// WaveGenerator
module WaveGenerator #(N = 32, M = 16)(
  input clk,
  input rst,
  input chirp_reverse,             
  input [7:0] chirp_delay,         
  input [N-1:0] chirp_min_ctrl,    
  input [N-1:0] chirp_max_ctrl,    
  input [N-1:0] chirp_inc_rate,    
  input [N-1:0] chirp_div_rate,    
  output reg [M-1:0] waveform     
);
For scale: about 1700 cells after synthesis, about 150 flip-flops, about 160 I/O pins.
==> flow/config.mk <==
export PLATFORM = sky130hd
export DESIGN_NAME = WaveGenerator
export DESIGN_NICKNAME = WaveGenerator
export VERILOG_FILES = /design/flow/design.v
export SDC_FILE = /design/flow/constraint.sdc
export NUM_CORES = 4
export LEC_CHECK = 0
export CAP_MARGIN = 20
export CORE_MARGIN = 2
export CORE_UTILIZATION = 70
export CTS_CLUSTER_SIZE = 32
export PLACE_DENSITY = 0.67
export SETUP_SLACK_MARGIN = -0.37
export SLEW_MARGIN = 20
==> flow/constraint.sdc <==
create_clock -name core_clock -period 5.37 [get_ports {clk}]
set_input_delay 1.0740 -clock core_clock [delete_from_list [all_inputs] [get_ports {clk}]]
set_output_delay 1.0740 -clock core_clock [all_outputs]
set_load 0.01 [all_outputs]
run.sh (not shown) runs the stock make flow with config.mk's settings and CLKGATE_MAP_FILE=.
Rerun with:
CTS_CLUSTER_SIZE = 62   (was 32)
PLACE_DENSITY = default   (was 0.67)
SETUP_SLACK_MARGIN = -0.29   (was -0.37)
clock period = 3.81 ns   (was 5.37 ns; I/O delays follow)
The new run did not get past 5_1_grt (GRT-0116).
Die size does not change.
Synthesized cell count stays the same.
Synthesized area stays the same.
Rerun with:
CORE_UTILIZATION = 64   (was 70)
SETUP_SLACK_MARGIN = default   (was -0.29)
clock period = 4.43 ns   (was 3.81 ns; I/O delays follow)
What happened:
- This time the run ran to the end with violations: setup timing
- synthesized cell count does not change
- synthesized area does not change
- die size rose by 9.1%
Rerun with:
CORE_UTILIZATION = 70   (was 64)
CTS_CLUSTER_SIZE = 41   (was 62)
PLACE_DENSITY = 0.67   (was default)
SETUP_SLACK_MARGIN = -0.37   (was default)
clock period = 5.37 ns   (was 4.43 ns; I/O delays follow)
Result: This time the run finished clean; final area fell by 7.0%; clock power goes down by 17%; power goes down by 21%; utilization is higher by 2.6 points; setup slack is better by 0.34 ns; combinational power decreases by 25%; sequential share of layout area went up by 1.4 points.

* * *

The RTL this note starts from:
==> flow/design.v <==
module NCO #(N = 32)(
  input clk,                  
  input rst,                  
  input [N-1:0] ctrl,         
  output reg [15:0] sin_out   
);
reg [N-1:0] phase;
always @(posedge clk) begin
  if (rst)
    phase <= {N{1'b0}};
  else
    phase <= phase + ctrl;
end
reg [5:0] sin_lut_sel;
reg [15:0] sin_lut_val;
always @(*) begin
  sin_lut_sel <= phase[N-2] ? ~(phase[N-3:N-8]-1'b1) : phase[N-3:N-8];
  if (phase[N-2] & ~|phase[N-3:N-8]) begin
    sin_out <= phase[N-1] ? 16'b10000000_00000001 : 16'b01111111_11111111;
  end else begin
    sin_out <= phase[N-1] ? (~sin_lut_val+1'b1) : sin_lut_val;    
  end
  case(sin_lut_sel)
    6'h00 : sin_lut_val <= 16'h0000;
    6'h01 : sin_lut_val <= 16'h0324;
    6'h02 : sin_lut_val <= 16'h0648;
    6'h03 : sin_lut_val <= 16'h096A;
    6'h04 : sin_lut_val <= 16'h0C8C;
    6'h05 : sin_lut_val <= 16'h0FAB;
    6'h06 : sin_lut_val <= 16'h12C8;
    6'h07 : sin_lut_val <= 16'h15E2;
    6'h08 : sin_lut_val <= 16'h18F9;
    6'h09 : sin_lut_val <= 16'h1C0B;
    6'h0A : sin_lut_val <= 16'h1F1A;
    6'h0B : sin_lut_val <= 16'h2223;
    6'h0C : sin_lut_val <= 16'h2528;
    6'h0D : sin_lut_val <= 16'h2826;
    6'h0E : sin_lut_val <= 16'h2B1F;
    6'h0F : sin_lut_val <= 16'h2E11;
    6'h10 : sin_lut_val <= 16'h30FB;
    6'h11 : sin_lut_val <= 16'h33DF;
    6'h12 : sin_lut_val <= 16'h36BA;
    6'h13 : sin_lut_val <= 16'h398C;
    6'h14 : sin_lut_val <= 16'h3C56;
    6'h15 : sin_lut_val <= 16'h3F17;
    6'h16 : sin_lut_val <= 16'h41CE;
    6'h17 : sin_lut_val <= 16'h447A;
    6'h18 : sin_lut_val <= 16'h471C;
    6'h19 : sin_lut_val <= 16'h49B4;
    6'h1A : sin_lut_val <= 16'h4C3F;
    6'h1B : sin_lut_val <= 16'h4EBF;
    6'h1C : sin_lut_val <= 16'h5133;
    6'h1D : sin_lut_val <= 16'h539B;
    6'h1E : sin_lut_val <= 16'h55F5;
    6'h1F : sin_lut_val <= 16'h5842;
    6'h20 : sin_lut_val <= 16'h5A82;
    6'h21 : sin_lut_val <= 16'h5CB3;
    6'h22 : sin_lut_val <= 16'h5ED7;
    6'h23 : sin_lut_val <= 16'h60EB;
    6'h24 : sin_lut_val <= 16'h62F1;
    6'h25 : sin_lut_val <= 16'h64E8;
    6'h26 : sin_lut_val <= 16'h66CF;
    6'h27 : sin_lut_val <= 16'h68A6;
    6'h28 : sin_lut_val <= 16'h6A6D;
    6'h29 : sin_lut_val <= 16'h6C23;
    6'h2A : sin_lut_val <= 16'h6DC9;
    6'h2B : sin_lut_val <= 16'h6F5E;
    6'h2C : sin_lut_val <= 16'h70E2;
    6'h2D : sin_lut_val <= 16'h7254;
    6'h2E : sin_lut_val <= 16'h73B5;
    6'h2F : sin_lut_val <= 16'h7504;
    6'h30 : sin_lut_val <= 16'h7641;
    6'h31 : sin_lut_val <= 16'h776B;
    6'h32 : sin_lut_val <= 16'h7884;
    6'h33 : sin_lut_val <= 16'h7989;
    6'h34 : sin_lut_val <= 16'h7A7C;
    6'h35 : sin_lut_val <= 16'h7B5C;
    6'h36 : sin_lut_val <= 16'h7C29;
    6'h37 : sin_lut_val <= 16'h7CE3;
    6'h38 : sin_lut_val <= 16'h7D89;
    6'h39 : sin_lut_val <= 16'h7E1D;
    6'h3A : sin_lut_val <= 16'h7E9C;
    6'h3B : sin_lut_val <= 16'h7F09;
    6'h3C : sin_lut_val <= 16'h7F61;
    6'h3D : sin_lut_val <= 16'h7FA6;
    6'h3E : sin_lut_val <= 16'h7FD8;
    6'h3F : sin_lut_val <= 16'h7FF5;
  endcase
end
endmodule
module Chirp #(N = 32)(
  input clk,
  input rst,
  input [7:0] delay,           
  input reverse,               
  input [N-1:0] min_ctrl,      
  input [N-1:0] max_ctrl,      
  input [N-1:0] inc_rate,      
  input [N-1:0] div_rate,      
  output reg nco_reset,        
  output reg [N-1:0] nco_ctrl  
);
wire [N-1:0] stt_ctrl;
wire [N-1:0] end_ctrl;
wire end_flag;
assign stt_ctrl = reverse ? max_ctrl : min_ctrl;
assign end_ctrl = reverse ? min_ctrl : max_ctrl;
assign end_flag = reverse ? (nco_ctrl <= end_ctrl) : (nco_ctrl >= end_ctrl);
reg [N-1:0] rate_count;
reg [7:0] delay_count;
always @(posedge clk) begin
  if (rst) begin
    rate_count <= {N{1'b0}};
    delay_count <= 4'b0;
    nco_reset <= 1'b1;
    nco_ctrl <= {N{1'b0}};
  end else begin
    if (end_flag) begin
      nco_ctrl <= stt_ctrl;
      rate_count <= rate_count + 1'b1;
    end else if (rate_count >= div_rate) begin
      nco_ctrl <= reverse ? nco_ctrl - inc_rate : nco_ctrl + inc_rate;
      rate_count <= {N{1'b0}};
    end else
      rate_count <= rate_count + 1'b1;
    if (end_flag) begin
      if (delay_count >= delay)
        delay_count <= 8'b0;
      else
        delay_count <= delay_count + 1'b1;
    end
    nco_reset <= |delay_count;
  end
end
endmodule
module WaveGenerator #(N = 32, M = 16)(
  input clk,
  input rst,
  input chirp_reverse,             
  input [7:0] chirp_delay,         
  input [N-1:0] chirp_min_ctrl,    
  input [N-1:0] chirp_max_ctrl,    
  input [N-1:0] chirp_inc_rate,    
  input [N-1:0] chirp_div_rate,    
  output reg [M-1:0] waveform     
);
reg nco_reset;
reg [N-1:0] nco_ctrl;
wire chirp_nco_reset;
wire [N-1:0] chirp_nco_ctrl;
wire [15:0] sin_out;
always @(posedge clk) begin
  nco_ctrl <= chirp_nco_ctrl;
  nco_reset <= chirp_nco_reset;
  waveform <= sin_out;
end
NCO #(.N(N)) NCO0 (
  .clk     ( clk       ),  
  .rst     ( nco_reset ),  
  .ctrl    ( nco_ctrl  ),  
  .sin_out ( sin_out   )  
);
Chirp #(.N(N)) Chirp0 (
  .clk       ( clk             ),  
  .rst       ( rst             ),  
  .delay     ( chirp_delay     ),  
  .reverse   ( chirp_reverse   ),  
  .min_ctrl  ( chirp_min_ctrl  ),  
  .max_ctrl  ( chirp_max_ctrl  ),  
  .inc_rate  ( chirp_inc_rate  ),  
  .div_rate  ( chirp_div_rate  ),  
  .nco_reset ( chirp_nco_reset ),  
  .nco_ctrl  ( chirp_nco_ctrl  )   
);
endmodule
clock: 3.26 ns
lec_check: 0
abc_area: 1
cap_margin: 5
core_margin: 2
core_utilization: 72
cts_cluster_diameter: 218
cts_cluster_size: 37
hold_slack_margin: 0.29
place_density: 0.64
setup_slack_margin: -0.27
slew_margin: 20
The first run ended with an error in global routing (5_1_grt).
Edit:
ABC_AREA = default   (was 1)
CAP_MARGIN = 20   (was 5)
CORE_UTILIZATION = 40   (was 72)
CTS_CLUSTER_DIAMETER = default   (was 218)
CTS_CLUSTER_SIZE = default   (was 37)
HOLD_SLACK_MARGIN = default   (was 0.29)
PLACE_DENSITY = default   (was 0.64)
SETUP_SLACK_MARGIN = default   (was -0.27)
clock period = 5.34 ns   (was 3.26 ns; I/O delays follow)
Effect:
- With this change the flow passed the timing, DRC and antenna checks
- die size rises by well over a third
- area after synthesis shrinks by a few percent
- synthesized cell count is lower by a quarter to a third
Edit:
CORE_UTILIZATION = 66   (was 40)
CTS_CLUSTER_SIZE = 39   (was default)
HOLD_SLACK_MARGIN = -0.09   (was default)
clock period = 4.26 ns   (was 5.34 ns; I/O delays follow)
Result:
- This time the run finished with setup timing left
- die area falls by well over a third
- power rises by well over a third
- via count rises by about a fifth
- final cell count falls by a few percent
- worst setup slack degrades by 0.47 ns
- critical path depth falls by 5
- hold slack barely changes
- core utilization rises by 38 points
Edit:
CORE_UTILIZATION = 52   (was 66)
CTS_CLUSTER_DIAMETER = 371   (was default)
CTS_CLUSTER_SIZE = 98   (was 39)
HOLD_SLACK_MARGIN = default   (was -0.09)
PLACE_DENSITY = 0.42   (was default)
clock period = 6.0 ns   (was 4.26 ns; I/O delays follow)
What happened: The new run completed without violations. Critical path depth came out higher by 3. Hold slack improved by 0.039 ns. Power fell by 38%. Synthesized cell count does not change. Flip-flop count stays the same. Die size came out higher by 26%. First-iteration DRC count falls by 34%. Final cell count goes down by 4.2%. Worst setup slack is better by 0.80 ns.
Edit:
CORE_ASPECT_RATIO = 0.5   (was default)
CORE_UTILIZATION = 41   (was 52)
PLACE_DENSITY = 0.75   (was 0.42)
Result: The changed run ran to the end with no violations; register-to-register slack degrades by 0.25 ns; via count came out higher by 1.6%; synthesized area is unchanged; hold slack degrades by 0.049 ns; cell area came out higher by 0.80%.
Edit:
ABC_AREA = 1   (was default)
CORE_UTILIZATION = 18   (was 41)
CTS_CLUSTER_DIAMETER = 378   (was 371)
PLACE_DENSITY = default   (was 0.75)
SETUP_SLACK_MARGIN = -0.57   (was default)
SLEW_MARGIN = 5   (was 20)
After rerunning: First-iteration DRC count went down by a quarter to a third. Worst setup slack improves by 0.45 ns. Global-route usage went down by 10 points. Die size went up by well over a third.

* * *

before:
Starts from the design.v that is shown in full above.
clock: 4.61 ns
lec_check: 0
abc_area: 1
cap_margin: 20
core_margin: 2
core_utilization: 72
cts_cluster_diameter: 400
cts_cluster_size: 94
slew_margin: 20
--- input diff before..after ---
- CORE_UTILIZATION: 72 -> 70
- CTS_CLUSTER_SIZE: 94 -> 62
- CTS_CLUSTER_DIAMETER: 400 -> unset
- SETUP_SLACK_MARGIN: unset -> 1.29
- ABC_AREA: 1 -> unset
- the clock period (ns, I/O delays scaled along): 4.61 -> 4.43
## What came out
- after: aborted in clock tree synthesis (tool error)
- Measured against each other, before and after differ in adder and majority cell fraction of the synthesized area, the higher figure coming from after.
- Delta (after minus before): pre-CTS setup slack now sits lower; placer's final routability congestion estimate now sits lower; synthesized flop and latch total now sits at about the same level.
- after gives more area share of and-or/or-and cells after synthesis than before did.
- Changes observed in after relative to before: placed wire-length estimate decreased about 3%, standard cell area after detailed placement now sits higher.
- Post-synth area from yosys stat: after vs before down 3.6%
- Diff before -> after | floorplan die area | down slightly
- after vs before: total placed cells including tap cells down by more than 10%
- Synthesized cell count on after is down relative to before.

* * *

// WaveGenerator: RTL as listed in full above, without the edits since
clock: 5.37 ns
lec_check: 0
cap_margin: 20
core_margin: 2
core_utilization: 70
cts_cluster_diameter: 360
cts_cluster_size: 32
place_density: 0.66
setup_slack_margin: -0.37
slew_margin: 20
tns_end_percent: 5
The starting point ran to the end with no violations.
Then changed:
Settings changed: CORE_UTILIZATION 70 to 67, CTS_CLUSTER_DIAMETER 360 to not set, CTS_CLUSTER_SIZE 32 to 62, HOLD_SLACK_MARGIN set to -0.09, PLACE_DENSITY 0.66 to not set, SETUP_SLACK_MARGIN -0.37 to not set, TNS_END_PERCENT 5 to not set.
Clock period 5.37 ns to 4.32 ns, I/O delays scaled along.
The new run finished but fails on negative setup slack.
Wire length rose by 50%.
Synthesized cell count stays the same.
Cell area climbs by 10%.
Setup slack loses 940 ps.
Combinational power goes up by 60%.
Final cell count rises by 8.7%.
Critical path depth went down by 5.
Count of clock-buffer cells in the layout stays the same.
Global-route usage is higher by 7.8 points.

* * *

// WaveGenerator: RTL as listed in full above, without the edits since
make LEC_CHECK=0 CAP_MARGIN=5 CELL_PAD_IN_SITES_GLOBAL_PLACEMENT=0 CORE_MARGIN=2 CORE_UTILIZATION=70 CTS_CLUSTER_DIAMETER=361 CTS_CLUSTER_SIZE=32 GPL_ROUTABILITY_DRIVEN=1 PLACE_DENSITY=0.65 SETUP_SLACK_MARGIN=0.98 SLEW_MARGIN=35 finish   # period 5.02 ns
The starting point finished with timing, DRC and antenna clean.
==> next run, changes <==
==> flow/config.mk (replaced) <==
export PLATFORM = sky130hd
export DESIGN_NAME = WaveGenerator
export DESIGN_NICKNAME = WaveGenerator
export VERILOG_FILES = /design/flow/design.v
export SDC_FILE = /design/flow/constraint.sdc
export NUM_CORES = 4
export LEC_CHECK = 0
export CAP_MARGIN = 20
export CORE_MARGIN = 2
export CORE_UTILIZATION = 40
export SLEW_MARGIN = 20
==> flow/constraint.sdc (replaced) <==
create_clock -name core_clock -period 6.0 [get_ports {clk}]
set_input_delay 1.2000 -clock core_clock [delete_from_list [all_inputs] [get_ports {clk}]]
set_output_delay 1.2000 -clock core_clock [all_outputs]
set_load 0.01 [all_outputs]
The changed run completed without violations.
Via count goes down by about 22%.
Register-to-register slack improved by 0.06 ns.
Die area goes up by about 70%.
Synthesized cell count is unchanged.
==> next run, changes <==
--- a/flow/config.mk
+++ b/flow/config.mk
@@ -6,6 +6,11 @@
 export NUM_CORES = 4
 export LEC_CHECK = 0
+export ABC_AREA = 1
 export CAP_MARGIN = 20
+export CORE_ASPECT_RATIO = 0.5
 export CORE_MARGIN = 2
-export CORE_UTILIZATION = 40
-export SLEW_MARGIN = 20
+export CORE_UTILIZATION = 54
+export CTS_CLUSTER_DIAMETER = 378
+export CTS_CLUSTER_SIZE = 90
+export SETUP_SLACK_MARGIN = -0.57
+export SLEW_MARGIN = 5
The new run finished clean.
Global-route usage came out higher by 8.5 points.
Die area went down by about 22%.
Cell count rose by about 20%.
Count of clock-buffer cells in the layout falls by 2.
Setup slack gets better by 0.46 ns.
Final area is higher by 1.8%.
Routed wire length rises by about 8%.
==> next run, changes <==
--- a/flow/config.mk
+++ b/flow/config.mk
@@ -10,7 +10,7 @@
 export CORE_ASPECT_RATIO = 0.5
 export CORE_MARGIN = 2
-export CORE_UTILIZATION = 54
+export CORE_UTILIZATION = 29
 export CTS_CLUSTER_DIAMETER = 378
-export CTS_CLUSTER_SIZE = 90
+export CTS_CLUSTER_SIZE = 47
 export SETUP_SLACK_MARGIN = -0.57
 export SLEW_MARGIN = 5
Effect: Die area rose by 84%; synthesized area stays the same; cell area rises by about 2%; worst setup slack degrades by 0.098 ns; via count stays flat; combinational power rose by about 2%; sequential share of layout area came out lower by 0.36 points; fmax shrinks by about 2%; first-iteration DRC count went down by 10%; non-clock buffer count went up by 1; worst hold slack is better by 0.0067 ns.
==> next run, changes <==
==> flow/config.mk (replaced) <==
export PLATFORM = sky130hd
export DESIGN_NAME = WaveGenerator
export DESIGN_NICKNAME = WaveGenerator
export VERILOG_FILES = /design/flow/design.v
export SDC_FILE = /design/flow/constraint.sdc
export NUM_CORES = 4
export LEC_CHECK = 0
export CAP_MARGIN = 20
export CORE_ASPECT_RATIO = 1.77
export CORE_MARGIN = 2
export CORE_UTILIZATION = 52
export CTS_CLUSTER_DIAMETER = 371
export CTS_CLUSTER_SIZE = 98
export PLACE_DENSITY = 0.42
export SETUP_SLACK_MARGIN = -0.6
export SLEW_MARGIN = 20
Die area shrinks by 46%; count of clock-buffer cells in the layout goes up by 2; cell count falls by 28%.
Power is estimated from default activity; no workload was simulated.
